==> build 18: inputs <==
==> flow/design.v (excerpt) <==
module mm_gcd (
    clock,
    reset,
    a,
    b,
    c,
    start,
    finished
);
==> flow/config.mk <==
export PLATFORM = sky130hd
export DESIGN_NAME = mm_gcd
export DESIGN_NICKNAME = mm_gcd
export VERILOG_FILES = /design/flow/design.v
export SDC_FILE = /design/flow/constraint.sdc
export NUM_CORES = 4
export LEC_CHECK = 0
export ABC_AREA = 1
export CAP_MARGIN = 0
export CORE_MARGIN = 2
export CORE_UTILIZATION = 72
export CTS_CLUSTER_DIAMETER = 232
export CTS_CLUSTER_SIZE = 72
export PLACE_DENSITY = 0.65
export SETUP_SLACK_MARGIN = -0.17
export SLEW_MARGIN = 20
==> flow/constraint.sdc <==
create_clock -name core_clock -period 2.17 [get_ports {clock}]
set_input_delay 0.4340 -clock core_clock [delete_from_list [all_inputs] [get_ports {clock}]]
set_output_delay 0.4340 -clock core_clock [all_outputs]
set_load 0.01 [all_outputs]
run.sh (not shown) runs the stock make flow with config.mk's settings and CLKGATE_MAP_FILE=.
==> trial 55: changes against build 18 <==
==> flow/config.mk (replaced) <==
export PLATFORM = sky130hd
export DESIGN_NAME = mm_gcd
export DESIGN_NICKNAME = mm_gcd
export VERILOG_FILES = /design/flow/design.v
export SDC_FILE = /design/flow/constraint.sdc
export NUM_CORES = 4
export LEC_CHECK = 0
export ABC_AREA = 1
export CAP_MARGIN = 20
export CORE_MARGIN = 2
export CORE_UTILIZATION = 72
export CTS_CLUSTER_DIAMETER = 109
export CTS_CLUSTER_SIZE = 95
export PLACE_DENSITY_LB_ADDON = 0.0
export SETUP_SLACK_MARGIN = 0.3
export SLEW_MARGIN = 20
export TNS_END_PERCENT = 5
==> flow/constraint.sdc (replaced) <==
create_clock -name core_clock -period 1.02 [get_ports {clock}]
set_input_delay 0.2040 -clock core_clock [delete_from_list [all_inputs] [get_ports {clock}]]
set_output_delay 0.2040 -clock core_clock [all_outputs]
set_load 0.01 [all_outputs]
==> trial 84: changes against build 18 <==
==> flow/config.mk (replaced) <==
export PLATFORM = sky130hd
export DESIGN_NAME = mm_gcd
export DESIGN_NICKNAME = mm_gcd
export VERILOG_FILES = /design/flow/design.v
export SDC_FILE = /design/flow/constraint.sdc
export NUM_CORES = 4
export LEC_CHECK = 0
export CAP_MARGIN = 20
export CORE_MARGIN = 2
export CORE_UTILIZATION = 40
export SLEW_MARGIN = 20
==> flow/constraint.sdc (replaced) <==
create_clock -name core_clock -period 5.0 [get_ports {clock}]
set_input_delay 1.0000 -clock core_clock [delete_from_list [all_inputs] [get_ports {clock}]]
set_output_delay 1.0000 -clock core_clock [all_outputs]
set_load 0.01 [all_outputs]
==> notes <==
Trial 84 finished clean. Trial 55 stopped in detailed placement. Build 18 aborted during global routing (GRT-0116). Against trial 84, the die area of build 18 is lower by about 36%. Between trial 84 and build 18, the lower synthesized area is in trial 84 (gap 12%, measured against build 18). Between trial 84 and trial 55, the lower synthesized cell count is in trial 84 (gap 34%, measured against trial 55).

==> v35 <==
==> flow/design.v <==
`timescale 1ns/10ps
module mm_gcd (
    clock,
    reset,
    a,
    b,
    c,
    start,
    finished
);
input clock;
input reset;
input [31:0] a;
input [31:0] b;
output [31:0] c;
reg [31:0] c;
input start;
output finished;
reg finished;
reg [31:0] y;
reg [31:0] x;
always @(posedge clock) begin: MM_GCD_RTL
    if (reset == 0) begin
        y <= 0;
        x <= 0;
        finished <= 1;
        c <= 0;
    end
    else begin
        if (start) begin
            finished <= 1'b0;
            x <= a;
            y <= b;
        end
        else begin
            if ((y == 0)) begin
                finished <= 1'b1;
                c <= x;
            end
            else if ((x > y)) begin
                x <= (x - y);
            end
            else begin
                y <= (y - x);
            end
        end
    end
end
endmodule
==> flow/run.sh <==
#!/bin/bash
# the make line also repeats each setting of config.mk as NAME=value (left out here)
make -C /OpenROAD-flow-scripts/flow DESIGN_CONFIG=/design/flow/config.mk WORK_HOME=/design/flow/orfs CLKGATE_MAP_FILE= finish
==> flow/config.mk <==
export PLATFORM = sky130hd
export DESIGN_NAME = mm_gcd
export DESIGN_NICKNAME = mm_gcd
export VERILOG_FILES = /design/flow/design.v
export SDC_FILE = /design/flow/constraint.sdc
export NUM_CORES = 4
export LEC_CHECK = 0
export CAP_MARGIN = 20
export CORE_MARGIN = 2
export CORE_UTILIZATION = 40
export GPL_ROUTABILITY_DRIVEN = 0
export SLEW_MARGIN = 20
==> flow/constraint.sdc <==
create_clock -name core_clock -period 6.59 [get_ports {clock}]
set_input_delay 1.3180 -clock core_clock [delete_from_list [all_inputs] [get_ports {clock}]]
set_output_delay 1.3180 -clock core_clock [all_outputs]
set_load 0.01 [all_outputs]
==> v20: changes against v35 <==
CORE_UTILIZATION = 66   (was 40)
CTS_CLUSTER_DIAMETER = 59   (was not set)
GPL_ROUTABILITY_DRIVEN = not set   (was 0)
SETUP_SLACK_MARGIN = -0.2   (was not set)
==> flow/constraint.sdc (replaced) <==
create_clock -name core_clock -period 2.68 [get_ports {clock}]
set_input_delay 0.5360 -clock core_clock [delete_from_list [all_inputs] [get_ports {clock}]]
set_output_delay 0.5360 -clock core_clock [all_outputs]
set_load 0.01 [all_outputs]
==> results.json <==
{
  "row_count": 50,
  "wl_met2_um": 11600,
  "via_per_inst": 5.71,
  "rsz0062_at_grt": "false",
  "comb_area_sq_um": 5080,
  "status": "complete, no violations",
  "reg2reg_depth": 10,
  "layout.nets": 1182,
  "n_all_buffers": 104
}
[end of results for v35]
==> results.json <==
{
  "die_h_um": 112,
  "layout.nets": 1376,
  "comb_area_sq_um": 5340,
  "via_per_inst": 7.17,
  "n_all_buffers": 297,
  "so_faults": "setup timing",
  "status": "complete, but fails checks",
  "grt_usage": 0.483,
  "layout_setup_ws_ns": -0.505,
  "rsz0062_at_grt": "true",
  "nWellTaps": 143,
  "wl_met2_um": 14800,
  "setup_viol": 64,
  "row_count": 39
}
[end of results for v20]

==> inputs of trial 44 <==
RTL: the design.v shown in full above, as it stands there.
Settings: LEC_CHECK=0, ABC_AREA=1, CAP_MARGIN=20, CORE_MARGIN=2, CORE_UTILIZATION=72, PLACE_DENSITY_LB_ADDON=0.0, SLEW_MARGIN=20; clock period 1.03 ns.
==> build 24 (differences from trial 44) <==
Settings changed: CTS_CLUSTER_DIAMETER from default to 373, CTS_CLUSTER_SIZE from default to 99, PLACE_DENSITY from default to 0.38, PLACE_DENSITY_LB_ADDON 0.0 to default, TNS_END_PERCENT from default to 10.
==> flow/constraint.sdc (replaced) <==
create_clock -name core_clock -period 2.49 [get_ports {clock}]
set_input_delay 0.4980 -clock core_clock [delete_from_list [all_inputs] [get_ports {clock}]]
set_output_delay 0.4980 -clock core_clock [all_outputs]
set_load 0.01 [all_outputs]
==> trial 20 (differences from trial 44) <==
Settings changed: CORE_UTILIZATION 72 to 70, CTS_CLUSTER_DIAMETER from default to 350, CTS_CLUSTER_SIZE from default to 79, PLACE_DENSITY_LB_ADDON 0.0 to default, SETUP_SLACK_MARGIN from default to -0.24.
==> flow/constraint.sdc (replaced) <==
create_clock -name core_clock -period 3.42 [get_ports {clock}]
set_input_delay 0.6840 -clock core_clock [delete_from_list [all_inputs] [get_ports {clock}]]
set_output_delay 0.6840 -clock core_clock [all_outputs]
set_load 0.01 [all_outputs]
==> build 81 (differences from trial 44) <==
Settings changed: ABC_AREA 1 to default, CTS_CLUSTER_DIAMETER from default to 36, CTS_CLUSTER_SIZE from default to 50, HOLD_SLACK_MARGIN from default to -0.09, PLACE_DENSITY from default to 0.35, PLACE_DENSITY_LB_ADDON 0.0 to default.
==> flow/constraint.sdc (replaced) <==
create_clock -name core_clock -period 4.7 [get_ports {clock}]
set_input_delay 0.9400 -clock core_clock [delete_from_list [all_inputs] [get_ports {clock}]]
set_output_delay 0.9400 -clock core_clock [all_outputs]
set_load 0.01 [all_outputs]
==> flow_metrics.tcl <==
# yosys + openroad results
set metrics [dict create \
    status "finished clean" \
    die-area_sq_um 13200 \
    ys_types 36 \
    core_sq_um 12000 \
    yosysTopAreaCell "nand2_1" \
    ys_sh_adder 0.0960 \
    fp_util 0.719 \
    ys_cells 1509 \
    place.gp.congestion 1.08 \
    ys_area_sq_um 8630 \
    fp.dieW_microns 115 \
]
-- figures above: trial 20

==> flow_metrics.tcl <==
# yosys + openroad results
set metrics [dict create \
    status "finished clean" \
    fp.dieW_microns 107 \
    cts-resized-gates 0 \
    yosysTopAreaCell "dfxtp_1" \
    place.gp.congestion 1.11 \
    die-area_sq_um 11400 \
    ys_area_sq_um 7630 \
    fp_util 0.739 \
    ys_cells 997 \
    ys_sh_adder 0.109 \
    ys_types 80 \
    crit_buf_inv 1 \
    worst_slack_ps 890 \
]
-- figures above: build 81

==> flow_metrics.tcl <==
# yosys + openroad results
set metrics [dict create \
    status "did not finish" \
    failing_step "detailed placement (3_5_place_dp)" \
    tool.error "[ERROR DPL-0038] Utilization greater than 100%, impossible to legalize" \
    ys_area_sq_um 8630 \
    ys_cells 1509 \
    ys_sh_simple 0.379 \
    yosysTopAreaCell "nand2_1" \
    fp_util 0.746 \
    core_sq_um 11600 \
    place.gp.congestion 1.19 \
    ys_types 36 \
    die-area_sq_um 12900 \
]
-- figures above: trial 44

==> flow_metrics.tcl <==
# yosys + openroad results
set metrics [dict create \
    ys_types 36 \
    status "failed layout checks" \
    fp_util 0.746 \
    worst_slack_ps -82.1 \
    core_sq_um 11600 \
    so.violations "setup timing" \
    setup_viol 10 \
    ys_cells 1509 \
    ys_area_sq_um 8630 \
    fp.dieW_microns 113 \
]
-- figures above: build 24


==> build 32 <==
// mm_gcd: RTL as listed in full above, without the edits since
clock: 5.0 ns
lec_check: 0
cap_margin: 20
core_margin: 2
core_utilization: 40
cts_cluster_diameter: 296
cts_cluster_size: 98
hold_slack_margin: -0.09
place_density: 0.39
slew_margin: 20
==> inputs of build 29, as changes to build 32 <==
- CORE_UTILIZATION: 40 -> 66
- CTS_CLUSTER_DIAMETER: 296 -> unset
- CTS_CLUSTER_SIZE: 98 -> unset
- HOLD_SLACK_MARGIN: -0.09 -> unset
- PLACE_DENSITY: 0.39 -> unset
- SETUP_SLACK_MARGIN: unset -> -0.23
==> flow/constraint.sdc (replaced) <==
create_clock -name core_clock -period 3.18 [get_ports {clock}]
set_input_delay 0.6360 -clock core_clock [delete_from_list [all_inputs] [get_ports {clock}]]
set_output_delay 0.6360 -clock core_clock [all_outputs]
set_load 0.01 [all_outputs]
==> inputs of build 60, as changes to build 32 <==
- CORE_UTILIZATION: 40 -> 72
- CTS_CLUSTER_DIAMETER: 296 -> 30
- CTS_CLUSTER_SIZE: 98 -> unset
- HOLD_SLACK_MARGIN: -0.09 -> unset
- PLACE_DENSITY: 0.39 -> unset
- SETUP_SLACK_MARGIN: unset -> 0.66
==> flow/constraint.sdc (replaced) <==
create_clock -name core_clock -period 3.78 [get_ports {clock}]
set_input_delay 0.7560 -clock core_clock [delete_from_list [all_inputs] [get_ports {clock}]]
set_output_delay 0.7560 -clock core_clock [all_outputs]
set_load 0.01 [all_outputs]
==> inputs of trial 26, as changes to build 32 <==
- CAP_MARGIN: 20 -> 35
- CORE_MARGIN: 2 -> 8
- CORE_UTILIZATION: 40 -> 68
- MAX_ROUTING_LAYER: unset -> met4
- PLACE_DENSITY: 0.39 -> 0.36
- TNS_END_PERCENT: unset -> 35
==> notes <==
- Setup slack, lowest first: build 29, build 60, build 32, trial 26.
- Against build 32, the count of clock-buffer cells in the layout of build 29 is lower by 1.
- Flip-flop count is the same in build 29 and build 60.
- The lowest core utilization belongs to build 32, the highest to build 60.
- The lowest sequential share of layout area belongs to build 29, the highest to trial 26.
- Trial 26 ran to the end with no violations. Build 29 produced a layout that fails on negative setup slack. Build 60 went through all stages and came out clean. Build 32 went through all stages and came out clean.
- In build 60 the clock skew is higher than in build 29, by 0.0051 ns.
- In critical path depth, build 60 and trial 26 do not differ.
==> figures <==
Wire length of the first global-routing pass: build 60 39800 um; trial 26 38900 um; build 29 42500 um; build 32 42100 um
Non-filler cells in the finished layout: build 60 1217; trial 26 1200; build 29 1265; build 32 1293
Endpoint, Worst Hold: build 60 c[10]; trial 26 c[31]; build 29 c[30]; build 32 c[5]
Sum of routed wire length over all layers: build 60 26200 um; trial 26 24900 um; build 29 26900 um; build 32 27600 um
Wire per inst: build 60 21.5 um; trial 26 20.8 um; build 29 21.2 um; build 32 21.4 um
CP max-delay cell: build 60 dfxtp_1; trial 26 o31ai_1; build 29 a311o_1; build 32 o31ai_1
Cell mode on critical path: build 60 -; trial 26 -; build 29 o21ai_0; build 32 nand2_1
Reg-to-reg startpoint: build 60 y[20]; trial 26 y[3]; build 29 y[1]; build 32 y[18]
Post-Place Cell Area: build 60 8650 um2; trial 26 8590 um2; build 29 9090 um2; build 32 8680 um2
Arrival time of the worst setup path: build 60 3.44 ns; trial 26 3.99 ns; build 29 3.51 ns; build 32 4.13 ns
Slew at the pin closest to its max-slew limit: build 60 0.588 ns; trial 26 0.761 ns; build 29 0.578 ns; build 32 0.911 ns
Late-Pin Clk Latency: build 60 0.40 ns; trial 26 0.39 ns; build 29 0.36 ns; build 32 0.37 ns
Number of signal-net buffers in the layout: build 60 130; trial 26 109; build 29 172; build 32 108
Length of routed met2 wiring: build 60 11700 um; trial 26 11700 um; build 29 12800 um; build 32 13500 um
Pre-CTS worst setup slack: build 60 0.432 ns; trial 26 1.48 ns; build 29 -0.00337 ns; build 32 1.24 ns
Status: build 60 no timing/DRC/antenna violations; trial 26 no timing/DRC/antenna violations; build 29 failed layout checks; build 32 no timing/DRC/antenna violations
Layout check failures: build 60 -; trial 26 -; build 29 negative setup slack; build 32 -

==> run a: inputs <==
// mm_gcd: RTL as listed in full above, without the edits since
export LEC_CHECK = 0
export ABC_AREA = 1
export CAP_MARGIN = 20
export CELL_PAD_IN_SITES_DETAIL_PLACEMENT = 2
export CELL_PAD_IN_SITES_GLOBAL_PLACEMENT = 1
export CORE_MARGIN = 2
export CORE_UTILIZATION = 56
export CTS_CLUSTER_DIAMETER = 376
export CTS_CLUSTER_SIZE = 71
export GPL_TIMING_DRIVEN = 0
export HOLD_SLACK_MARGIN = 0.12
export MIN_ROUTING_LAYER = met2
export PLACE_DENSITY_LB_ADDON = 0.18
export SLEW_MARGIN = 20
create_clock -name core_clock -period 5.0 [get_ports {clock}]
==> run b (differences from run a) <==
ABC_AREA = unset   (was 1)
CELL_PAD_IN_SITES_DETAIL_PLACEMENT = unset   (was 2)
CELL_PAD_IN_SITES_GLOBAL_PLACEMENT = unset   (was 1)
CORE_UTILIZATION = 40   (was 56)
CTS_CLUSTER_DIAMETER = unset   (was 376)
CTS_CLUSTER_SIZE = unset   (was 71)
GPL_TIMING_DRIVEN = unset   (was 0)
HOLD_SLACK_MARGIN = unset   (was 0.12)
MIN_ROUTING_LAYER = unset   (was met2)
PLACE_DENSITY_LB_ADDON = unset   (was 0.18)
==> flow/constraint.sdc (replaced) <==
create_clock -name core_clock -period 3.8 [get_ports {clock}]
set_input_delay 0.7600 -clock core_clock [delete_from_list [all_inputs] [get_ports {clock}]]
set_output_delay 0.7600 -clock core_clock [all_outputs]
set_load 0.01 [all_outputs]
==> run c (differences from run a) <==
CELL_PAD_IN_SITES_DETAIL_PLACEMENT = unset   (was 2)
CELL_PAD_IN_SITES_GLOBAL_PLACEMENT = unset   (was 1)
CORE_UTILIZATION = 70   (was 56)
CTS_CLUSTER_DIAMETER = 236   (was 376)
CTS_CLUSTER_SIZE = unset   (was 71)
GPL_TIMING_DRIVEN = unset   (was 0)
HOLD_SLACK_MARGIN = unset   (was 0.12)
MIN_ROUTING_LAYER = unset   (was met2)
PLACE_DENSITY_LB_ADDON = unset   (was 0.18)
SETUP_SLACK_MARGIN = 0.5   (was unset)
==> flow/constraint.sdc (replaced) <==
create_clock -name core_clock -period 3.42 [get_ports {clock}]
set_input_delay 0.6840 -clock core_clock [delete_from_list [all_inputs] [get_ports {clock}]]
set_output_delay 0.6840 -clock core_clock [all_outputs]
set_load 0.01 [all_outputs]
==> run d (differences from run a) <==
ABC_AREA = unset   (was 1)
CELL_PAD_IN_SITES_DETAIL_PLACEMENT = unset   (was 2)
CELL_PAD_IN_SITES_GLOBAL_PLACEMENT = unset   (was 1)
CORE_UTILIZATION = 69   (was 56)
CTS_CLUSTER_DIAMETER = 195   (was 376)
CTS_CLUSTER_SIZE = 100   (was 71)
GPL_TIMING_DRIVEN = unset   (was 0)
HOLD_SLACK_MARGIN = unset   (was 0.12)
MIN_ROUTING_LAYER = unset   (was met2)
PLACE_DENSITY_LB_ADDON = unset   (was 0.18)
==> results <==
- Run a stopped in global placement (3_3_place_gp). Run c went through all stages and came out clean. Run b ran to the end with no violations. Run d finished clean.
- In run c the hold slack is higher than in run b, by 32 ps.
- Against run d, the critical path depth of run c is higher by 6.
- Die area, highest first: run b, run a, run c, run d.
- Global-route usage, highest first: run d, run c, run b.
- In run d the first-iteration DRC count is smaller than in run c, by 7.5%.
- Sequential cell count is the same in run c and run d.
- Wire length: run d < run b < run c.
==> figures <==
quantity	run a	run c	run d	run b
Status	did not finish	no timing/DRC/antenna violations	no timing/DRC/antenna violations	no timing/DRC/antenna violations
Stage where the flow stopped	global placement (3_3_place_gp)	-	-	-
Layer carrying the most global-route usage	-	met2	met2	met2
Std cell rows	45	40	38	50
Buffers on Ports	-	99	99	99
End point of the critical path	-	x[12]	y[29]	y[4]
Clock tree root buffer cell	-	clkbuf_16	clkbuf_8	clkbuf_16
Largest fanout on the critical path	-	17	11	19
Area of all placed cells without fillers	-	9948 µm²	8776 µm²	9184 µm²
Initial DRC count	-	1276	1180	656
GRT Overall Usage	-	41.48%	41.63%	26.70%
Number of buffers on the longest clock path	-	2	2	2
Gate count of the mapped netlist	1509	1509	997	997
